==> job 572: inputs <==
==> flow/design.v <==
`timescale 1ns / 1ps
module dsp_macro_1(
input         CLK,
input  [17:0] A,
input  [17:0] B,
input  [47:0] C,
output [47:0] P
);
reg signed [17:0] a_r, b_r;
reg        [47:0] c_r;
reg signed [35:0] m_r;
reg        [47:0] p_r0, p_r1, p_r2;
always @(posedge CLK) begin
	a_r  <= A;
	b_r  <= B;
	c_r  <= C;
	m_r  <= a_r * b_r;
	p_r0 <= {{12{m_r[35]}}, m_r} + c_r;
	p_r1 <= p_r0;
	p_r2 <= p_r1;
end
assign P = p_r2;
endmodule
`timescale 1ns / 1ps
module mul(
input clk, 
input [7:0] w, 
input [7:0] x, 
output[15:0] y
);
wire [17:0] dsp_A, dsp_B;
wire [47:0] dsp_P;
assign dsp_A = w[7]? {10'b11_1111_1111, w} : {10'b00_0000_0000, w};
assign dsp_B = x[7]? {10'b11_1111_1111, x} : {10'b00_0000_0000, x};
assign y = dsp_P[15:0];
dsp_macro_1 u_dsp(.CLK(clk), .A(dsp_A), .B(dsp_B), .C(48'b0), .P(dsp_P));
endmodule
`timescale 1ns / 1ps
module adder_tree(
input clk, 
input rstn,
input vld_i,
input [15:0] mul_00, 
input [15:0] mul_01, 
input [15:0] mul_02, 
input [15:0] mul_03, 
input [15:0] mul_04, 
input [15:0] mul_05, 
input [15:0] mul_06, 
input [15:0] mul_07,
input [15:0] mul_08, 
input [15:0] mul_09, 
input [15:0] mul_10, 
input [15:0] mul_11, 
input [15:0] mul_12, 
input [15:0] mul_13, 
input [15:0] mul_14, 
input [15:0] mul_15, 
input [15:0] mul_16,
input [15:0] mul_17,
input [15:0] mul_18, 
input [15:0] mul_19, 
input [15:0] mul_20, 
input [15:0] mul_21, 
input [15:0] mul_22, 
input [15:0] mul_23, 
input [15:0] mul_24, 
input [15:0] mul_25,
input [15:0] mul_26,
output[20:0] acc_o,
output       vld_o 
);
reg [16:0] y1_0;
reg [16:0] y1_1;
reg [16:0] y1_2;
reg [16:0] y1_3;
reg [16:0] y1_4;
reg [16:0] y1_5;
reg [16:0] y1_6;
reg [16:0] y1_7;
reg [16:0] y1_8;
reg [16:0] y1_9;
reg [16:0] y1_10;
reg [16:0] y1_11;
reg [16:0] y1_12;
reg [16:0] y1_13;
reg [17:0] y2_0;
reg [17:0] y2_1;
reg [17:0] y2_2;
reg [17:0] y2_3;
reg [17:0] y2_4;
reg [17:0] y2_5;
reg [17:0] y2_6;
reg [18:0] y3_0;
reg [18:0] y3_1;
reg [18:0] y3_2;
reg [18:0] y3_3;
reg [19:0] y4_0;
reg [19:0] y4_1;
reg [20:0] y5;
reg vld_i_d1, vld_i_d2, vld_i_d3, vld_i_d4, vld_i_d5;
always@(posedge clk, negedge rstn) begin
	if(!rstn) begin
		y1_0 <= 17'd0;
		y1_1 <= 17'd0;
		y1_2 <= 17'd0;
		y1_3 <= 17'd0;
		y1_4 <= 17'd0;
		y1_5 <= 17'd0;
		y1_6 <= 17'd0;
		y1_7 <= 17'd0;
		y1_8 <= 17'd0;
		y1_9 <= 17'd0;
		y1_10 <= 17'd0;
		y1_11 <= 17'd0;
		y1_12 <= 17'd0;
		y1_13 <= 17'd0;
	end
	else begin 
		y1_0 <= $signed(mul_00) + $signed(mul_01);
		y1_1 <= $signed(mul_02) + $signed(mul_03);
		y1_2 <= $signed(mul_04) + $signed(mul_05);
		y1_3 <= $signed(mul_06) + $signed(mul_07);
		y1_4 <= $signed(mul_08) + $signed(mul_09);
		y1_5 <= $signed(mul_10) + $signed(mul_11);
		y1_6 <= $signed(mul_12) + $signed(mul_13);
		y1_7 <= $signed(mul_14) + $signed(mul_15);
		y1_8 <= $signed(mul_16) + $signed(mul_17);
		y1_9 <= $signed(mul_18) + $signed(mul_19);
		y1_10 <= $signed(mul_20) + $signed(mul_21);
		y1_11 <= $signed(mul_22) + $signed(mul_23);
		y1_12 <= $signed(mul_24) + $signed(mul_25);
		y1_13 <= $signed(mul_26);
	end
end
always@(posedge clk, negedge rstn) begin
	if(!rstn) begin
		y2_0 <= 18'd0;
		y2_1 <= 18'd0;
		y2_2 <= 18'd0;
		y2_3 <= 18'd0;
		y2_4 <= 18'd0;
		y2_5 <= 18'd0;
		y2_6 <= 18'd0;		
	end
	else begin 
		y2_0 <= $signed(y1_0) + $signed(y1_1);
		y2_1 <= $signed(y1_2) + $signed(y1_3);
		y2_2 <= $signed(y1_4) + $signed(y1_5);
		y2_3 <= $signed(y1_6) + $signed(y1_7);
		y2_4 <= $signed(y1_8) + $signed(y1_9);
		y2_5 <= $signed(y1_10) + $signed(y1_11);
		y2_6 <= $signed(y1_12) + $signed(y1_13);
	end
end
always@(posedge clk, negedge rstn) begin
	if(!rstn) begin
		y3_0 <= 19'd0;
		y3_1 <= 19'd0;
		y3_2 <= 19'd0;
		y3_3 <= 19'd0;
	end
	else begin 
		y3_0 <= $signed(y2_0) + $signed(y2_1);
		y3_1 <= $signed(y2_2) + $signed(y2_3);
		y3_2 <= $signed(y2_4) + $signed(y2_5);
		y3_3 <= $signed(y2_6);
	end
end
always@(posedge clk, negedge rstn) begin
	if(!rstn) begin
		y4_0 <= 20'd0;
		y4_1 <= 20'd0;
	end
	else begin
		y4_0 <= $signed(y3_0) + $signed(y3_1);
		y4_1 <= $signed(y3_2) + $signed(y3_3);
    end
end
always@(posedge clk, negedge rstn) begin
	if(!rstn)
		y5 <= 21'd0;
	else
		y5 <= $signed(y4_0) + $signed(y4_1);
end
always@(posedge clk, negedge rstn) begin
	if(!rstn) begin
		vld_i_d1 <= 0;
		vld_i_d2 <= 0;
		vld_i_d3 <= 0;
		vld_i_d4 <= 0;
		vld_i_d5 <= 0;
	end
	else begin 
		vld_i_d1 <= vld_i   ;
		vld_i_d2 <= vld_i_d1;
		vld_i_d3 <= vld_i_d2;
		vld_i_d4 <= vld_i_d3;
		vld_i_d5 <= vld_i_d4;		
	end
end
assign vld_o = vld_i_d5;
assign acc_o = $signed(y5);
endmodule
`timescale 1ns / 1ps
module mac(
input clk, 
input rstn, 
input vld_i, 
input [215:0] win, 
input [215:0] din,
output[ 20:0] acc_o, 
output        vld_o
);
wire[15:0] y00;
wire[15:0] y01;
wire[15:0] y02;
wire[15:0] y03;
wire[15:0] y04;
wire[15:0] y05;
wire[15:0] y06;
wire[15:0] y07;
wire[15:0] y08;
wire[15:0] y09;
wire[15:0] y10;
wire[15:0] y11;
wire[15:0] y12;
wire[15:0] y13;
wire[15:0] y14;
wire[15:0] y15;
wire[15:0] y16;
wire[15:0] y17;
wire[15:0] y18;
wire[15:0] y19;
wire[15:0] y20;
wire[15:0] y21;
wire[15:0] y22;
wire[15:0] y23;
wire[15:0] y24;
wire[15:0] y25;
wire[15:0] y26;
reg vld_i_d0, vld_i_d1, vld_i_d2, vld_i_d3, vld_i_d4;
mul u_mul_00(.clk(clk), .w(win[  7:  0]),.x(din[  7:  0]),.y(y00));
mul u_mul_01(.clk(clk), .w(win[ 15:  8]),.x(din[ 15:  8]),.y(y01));
mul u_mul_02(.clk(clk), .w(win[ 23: 16]),.x(din[ 23: 16]),.y(y02));
mul u_mul_03(.clk(clk), .w(win[ 31: 24]),.x(din[ 31: 24]),.y(y03));
mul u_mul_04(.clk(clk), .w(win[ 39: 32]),.x(din[ 39: 32]),.y(y04));
mul u_mul_05(.clk(clk), .w(win[ 47: 40]),.x(din[ 47: 40]),.y(y05));
mul u_mul_06(.clk(clk), .w(win[ 55: 48]),.x(din[ 55: 48]),.y(y06));
mul u_mul_07(.clk(clk), .w(win[ 63: 56]),.x(din[ 63: 56]),.y(y07));
mul u_mul_08(.clk(clk), .w(win[ 71: 64]),.x(din[ 71: 64]),.y(y08));
mul u_mul_09(.clk(clk), .w(win[ 79: 72]),.x(din[ 79: 72]),.y(y09));
mul u_mul_10(.clk(clk), .w(win[ 87: 80]),.x(din[ 87: 80]),.y(y10));
mul u_mul_11(.clk(clk), .w(win[ 95: 88]),.x(din[ 95: 88]),.y(y11));
mul u_mul_12(.clk(clk), .w(win[103: 96]),.x(din[103: 96]),.y(y12));
mul u_mul_13(.clk(clk), .w(win[111:104]),.x(din[111:104]),.y(y13));
mul u_mul_14(.clk(clk), .w(win[119:112]),.x(din[119:112]),.y(y14));
mul u_mul_15(.clk(clk), .w(win[127:120]),.x(din[127:120]),.y(y15));
mul u_mul_16(.clk(clk), .w(win[135:128]),.x(din[135:128]),.y(y16));
mul u_mul_17(.clk(clk), .w(win[143:136]),.x(din[143:136]),.y(y17));
mul u_mul_18(.clk(clk), .w(win[151:144]),.x(din[151:144]),.y(y18));
mul u_mul_19(.clk(clk), .w(win[159:152]),.x(din[159:152]),.y(y19));
mul u_mul_20(.clk(clk), .w(win[167:160]),.x(din[167:160]),.y(y20));
mul u_mul_21(.clk(clk), .w(win[175:168]),.x(din[175:168]),.y(y21));
mul u_mul_22(.clk(clk), .w(win[183:176]),.x(din[183:176]),.y(y22));
mul u_mul_23(.clk(clk), .w(win[191:184]),.x(din[191:184]),.y(y23));
mul u_mul_24(.clk(clk), .w(win[199:192]),.x(din[199:192]),.y(y24));
mul u_mul_25(.clk(clk), .w(win[207:200]),.x(din[207:200]),.y(y25));
mul u_mul_26(.clk(clk), .w(win[215:208]),.x(din[215:208]),.y(y26));
always@(posedge clk, negedge rstn) begin
	if(!rstn) begin
	    vld_i_d0 <= 0;
		vld_i_d1 <= 0;
		vld_i_d2 <= 0;
		vld_i_d3 <= 0;
		vld_i_d4 <= 0;
	end
	else begin 
		vld_i_d0 <= vld_i   ;
		vld_i_d1 <= vld_i_d0;
		vld_i_d2 <= vld_i_d1;
		vld_i_d3 <= vld_i_d2;
		vld_i_d4 <= vld_i_d3;		
	end
end
adder_tree u_adder_tree(
. clk(clk), 
. rstn(rstn),
. vld_i(vld_i_d4),
. mul_00(y00), 
. mul_01(y01), 
. mul_02(y02), 
. mul_03(y03), 
. mul_04(y04), 
. mul_05(y05), 
. mul_06(y06), 
. mul_07(y07),
. mul_08(y08),
. mul_09(y09), 
. mul_10(y10), 
. mul_11(y11), 
. mul_12(y12), 
. mul_13(y13), 
. mul_14(y14), 
. mul_15(y15), 
. mul_16(y16),
. mul_17(y17), 
. mul_18(y18), 
. mul_19(y19), 
. mul_20(y20), 
. mul_21(y21), 
. mul_22(y22), 
. mul_23(y23), 
. mul_24(y24), 
. mul_25(y25),
. mul_26(y26),  
. acc_o(acc_o),
. vld_o(vld_o) 
);
endmodule
==> flow/run.sh <==
#!/bin/bash
# the make line also repeats each setting of config.mk as NAME=value (left out here)
make -C /OpenROAD-flow-scripts/flow DESIGN_CONFIG=/design/flow/config.mk WORK_HOME=/design/flow/orfs CLKGATE_MAP_FILE= finish
==> flow/config.mk <==
export PLATFORM = sky130hd
export DESIGN_NAME = mac
export DESIGN_NICKNAME = mac
export VERILOG_FILES = /design/flow/design.v
export SDC_FILE = /design/flow/constraint.sdc
export NUM_CORES = 4
export LEC_CHECK = 0
export CAP_MARGIN = 10
export CORE_MARGIN = 2
export CORE_UTILIZATION = 72
export CTS_CLUSTER_DIAMETER = 25
export CTS_CLUSTER_SIZE = 43
export SETUP_SLACK_MARGIN = 1.22
export SLEW_MARGIN = 20
==> flow/constraint.sdc <==
create_clock -name core_clock -period 4.83 [get_ports {clk}]
set_input_delay 0.9660 -clock core_clock [delete_from_list [all_inputs] [get_ports {clk}]]
set_output_delay 0.9660 -clock core_clock [all_outputs]
set_load 0.01 [all_outputs]
==> job 4543: changes against job 572 <==
Settings changed: CAP_MARGIN 10 to 20, CORE_UTILIZATION 72 to 66, CTS_CLUSTER_DIAMETER 25 to default, CTS_CLUSTER_SIZE 43 to default, SETUP_SLACK_MARGIN 1.22 to 1.23.
==> flow/constraint.sdc (replaced) <==
create_clock -name core_clock -period 5.1 [get_ports {clk}]
set_input_delay 1.0200 -clock core_clock [delete_from_list [all_inputs] [get_ports {clk}]]
set_output_delay 1.0200 -clock core_clock [all_outputs]
set_load 0.01 [all_outputs]
==> results <==
metric	job 4543	job 572
Met1 Resource Use GR	0.3360	0.4009
Worst hold slack after final layout	0.2111 ns	0.005430 ns
Final sum of negative setup slack	0 ns	-20.89 ns
# resized after CTS	362	647
Number of CTS-inserted buffers	276	539
Via count of the first global-routing pass	115000	133200
Combined area of the multi-input logic cells	102300 µm²	103300 µm²
Outcome	complete, no violations	finished with violations
Layout check failures	-	negative setup slack
Minimum setup slack among reg-to-reg paths	0.04 ns	-1.03 ns
Area after DPL	179100 µm²	180800 µm²
Fmax achieved	0.1977 GHz	0.1707 GHz
Sequential portion of the cell area	0.2950	0.2740

==> inputs of v30 <==
// mac: RTL as listed in full above, without the edits since
clock: 3.99 ns
lec_check: 0
cap_margin: 20
cell_pad_in_sites_detail_placement: 2
core_margin: 2
core_utilization: 52
max_routing_layer: met4
setup_slack_margin: 0.41
slew_margin: 20
run.sh (not shown) runs the stock make flow with config.mk's settings and CLKGATE_MAP_FILE=.
==> v23: changes against v30 <==
==> flow/config.mk (replaced) <==
export PLATFORM = sky130hd
export DESIGN_NAME = mac
export DESIGN_NICKNAME = mac
export VERILOG_FILES = /design/flow/design.v
export SDC_FILE = /design/flow/constraint.sdc
export NUM_CORES = 4
export LEC_CHECK = 0
export ABC_AREA = 1
export CAP_MARGIN = 5
export CELL_PAD_IN_SITES_DETAIL_PLACEMENT = 2
export CORE_MARGIN = 5
export CORE_UTILIZATION = 40
export MAX_ROUTING_LAYER = met4
export SLEW_MARGIN = 20
export TNS_END_PERCENT = 25
==> flow/constraint.sdc (replaced) <==
create_clock -name core_clock -period 6.0 [get_ports {clk}]
set_input_delay 1.2000 -clock core_clock [delete_from_list [all_inputs] [get_ports {clk}]]
set_output_delay 1.2000 -clock core_clock [all_outputs]
set_load 0.01 [all_outputs]
==> impl_metrics.tcl <==
# yosys + openroad results
set metrics [dict create \
    outcome "aborted with a tool error" \
    stop_stage "detailed placement" \
    first-error "[ERROR DPL-0033] detailed placement checks failed during check placement." \
    ys_chip_area_sq_um 166500 \
    synth.area.mux_share 0.0002556 \
    netlist_top_cells_area "dfxtp_1, fa_1, ha_1" \
    die-area_sq_um 324600 \
    synth_simple_gate_area_share 0.09786 \
    floorplan.core_area_sq_um 318300 \
    post_synth_most_frequent_cells "inv_1, dfxtp_1, ha_1, fa_1, and2_1" \
    yosysUniqueCellTypes 68 \
    synthesis.area_per_instance_sq_um 10.67 \
    synth-compound-area-share 0.04862 \
    yosys_cells 15600 \
    synthesis.area_sq_um 166500 \
    die_h_um 569.8 \
    number_of_placement_rows 207 \
    synthXorXnorAreaFrac 0.05893 \
    post_synth_inst_count 15600 \
    chipWidth_um 569.8 \
    yosysTopAreaCellShare 0.2598 \
    gp_routability_congestion 0.8984 \
]
[end of results for v30]
==> impl_metrics.tcl <==
# yosys + openroad results
set metrics [dict create \
    outcome "aborted with a tool error" \
    stop_stage "global routing" \
    die_h_um 672.4 \
    synth.area.mux_share 0 \
    yosys_cells 19400 \
    cts_inserted_buffers 307 \
    chipWidth_um 672.4 \
    floorplan.core_area_sq_um 437500 \
    number_of_placement_rows 243 \
    synth_simple_gate_area_share 0.1179 \
    synth-compound-area-share 0.04075 \
    gp_routability_congestion 0.9085 \
    yosysUniqueCellTypes 49 \
    synthXorXnorAreaFrac 0.04287 \
    die-area_sq_um 452100 \
    synthesis.area_per_instance_sq_um 9.049 \
]
[end of results for v23]

==> v37 <==
Starts from the design.v that is shown in full above.
make LEC_CHECK=0 CAP_MARGIN=20 CORE_MARGIN=2 CORE_UTILIZATION=66 SETUP_SLACK_MARGIN=0.85 SLEW_MARGIN=20 finish   # period 5.09 ns
==> inputs of v17, as changes to v37 <==
- CELL_PAD_IN_SITES_GLOBAL_PLACEMENT: unset -> 0
- CORE_UTILIZATION: 66 -> 72
- CTS_CLUSTER_DIAMETER: unset -> 51
- CTS_CLUSTER_SIZE: unset -> 46
- GPL_ROUTABILITY_DRIVEN: unset -> 1
- MIN_ROUTING_LAYER: unset -> met1
- PLACE_DENSITY: unset -> 0.68
- SETUP_SLACK_MARGIN: 0.85 -> unset
- SLEW_MARGIN: 20 -> 0
==> flow/constraint.sdc (replaced) <==
create_clock -name core_clock -period 4.85 [get_ports {clk}]
set_input_delay 0.9700 -clock core_clock [delete_from_list [all_inputs] [get_ports {clk}]]
set_output_delay 0.9700 -clock core_clock [all_outputs]
set_load 0.01 [all_outputs]
==> inputs of v19, as changes to v37 <==
- CELL_PAD_IN_SITES_GLOBAL_PLACEMENT: unset -> 0
- CORE_UTILIZATION: 66 -> 72
- CTS_CLUSTER_DIAMETER: unset -> 51
- GPL_ROUTABILITY_DRIVEN: unset -> 1
- MIN_ROUTING_LAYER: unset -> met1
- PLACE_DENSITY_LB_ADDON: unset -> 0.28
- SETUP_SLACK_MARGIN: 0.85 -> unset
- SLEW_MARGIN: 20 -> 40
==> flow/constraint.sdc (replaced) <==
create_clock -name core_clock -period 3.06 [get_ports {clk}]
set_input_delay 0.6120 -clock core_clock [delete_from_list [all_inputs] [get_ports {clk}]]
set_output_delay 0.6120 -clock core_clock [all_outputs]
set_load 0.01 [all_outputs]
==> inputs of v38, as changes to v37 <==
- CORE_UTILIZATION: 66 -> 72
- PLACE_DENSITY_LB_ADDON: unset -> 0.01
- SETUP_SLACK_MARGIN: 0.85 -> unset
==> flow/constraint.sdc (replaced) <==
create_clock -name core_clock -period 4.29 [get_ports {clk}]
set_input_delay 0.8580 -clock core_clock [delete_from_list [all_inputs] [get_ports {clk}]]
set_output_delay 0.8580 -clock core_clock [all_outputs]
set_load 0.01 [all_outputs]
==> run summary <==
Results of the flow run.

The flow ran to the end and the layout has no timing, DRC or antenna violations. The fraction of cell area in sequential cells is reported as 0.296. After layout, the setup clock skew is reported as 0.0451 ns.

Data on the critical path is required at its endpoint by 5.91 ns. Setup total negative slack on the finished layout was measured at 0 ns. The buffer and inverter count on the worst path stands at 8. Per the area breakdown, the dominant cell category is combinational gates.

The worst setup path is of the flip-flop to flip-flop kind. The count of unresolved DRC violations after routing stands at 0. The floorplan die area stands at 0.256 sq mm.

The highest layer touched by signal routing is met4. The number of placement rows stands at 184. The timing report shows the most common cell along the critical path to be fa_1. The number of fill cells in the layout stands at 16600. The aggregate global routing overflow stands at 0.

-- figures above: v37

==> run summary <==
Results of the flow run.

The setup violation total in the final timing report stands at approximately 180. The run did not pass the layout checks because of setup timing. The count of unresolved DRC violations after routing stands at 0. For the final routed database, the setup TNS stands at -80.74 ns. The number of buffers and inverters on the critical path is 6. STA puts the critical path data required time at 5.13 ns.

The flow ran to the end, but the layout failed its checks. The final critical-path setup slack stands at -0.946 ns.

The number of placement rows stands at 176. The aggregate global routing overflow stands at 0. The layout report gives the register share of total cell area as 0.278. The floorplan die area stands at 0.235 sq mm.
-- figures above: v38

==> run summary <==
Implementation progress

According to the logs, the last stage reached was global routing. The tool reported: "[ERROR GRT-0232] Routing congestion too high. Check the congestion heatmap in the GUI". Counting the buffers created by CTS gives between 300 and 400. At floorplan, the net count of the design was reported as between 15000 and 20000. The flow did not finish. The cts-stage hold buffer count stands at 1. For reference, the placement row count at floorplan is 176.

The aggregate global routing overflow stands at 39. The post-placement cell area stands at 0.190 sq mm. The synthesis run identifies the leading combinational cell family as adder cells. The met2 layer usage reported by global route stands at 0.815. The number of sinks handled by clock tree synthesis stands at 2669. The post-synthesis instance area stands at 0.166 sq mm.
-- figures above: v19

==> run summary <==
Results of the flow run.

The layout checks failed on setup timing. The number of fill cells in the layout stands at 12900. Data on the critical path is required at its endpoint by 5.65 ns.

For reference, the placement row count at floorplan is around 180. The worst setup path is of the flip-flop to flip-flop kind. The largest cell class by area is combinational gates. Signal nets in the final route climb as high as met5.

Per the OpenROAD floorplan log, the area of the die is 0.235 sq mm. The flow ran to the end, but the layout failed its checks. The worst setup skew after layout stands at 0.0419 ns. Recorded from the global router log, the overflow total was 0. The sequential portion of the cell area stands at 0.291. The final critical-path setup slack stands at -0.241 ns. The final report lists the setup-violating endpoint count as 51. The most numerous cell type found on the critical path is fa_1.

The script parses the final routing iteration and logs DRC violations as 0. The number of buffers and inverters on the critical path is 6.
-- figures above: v17

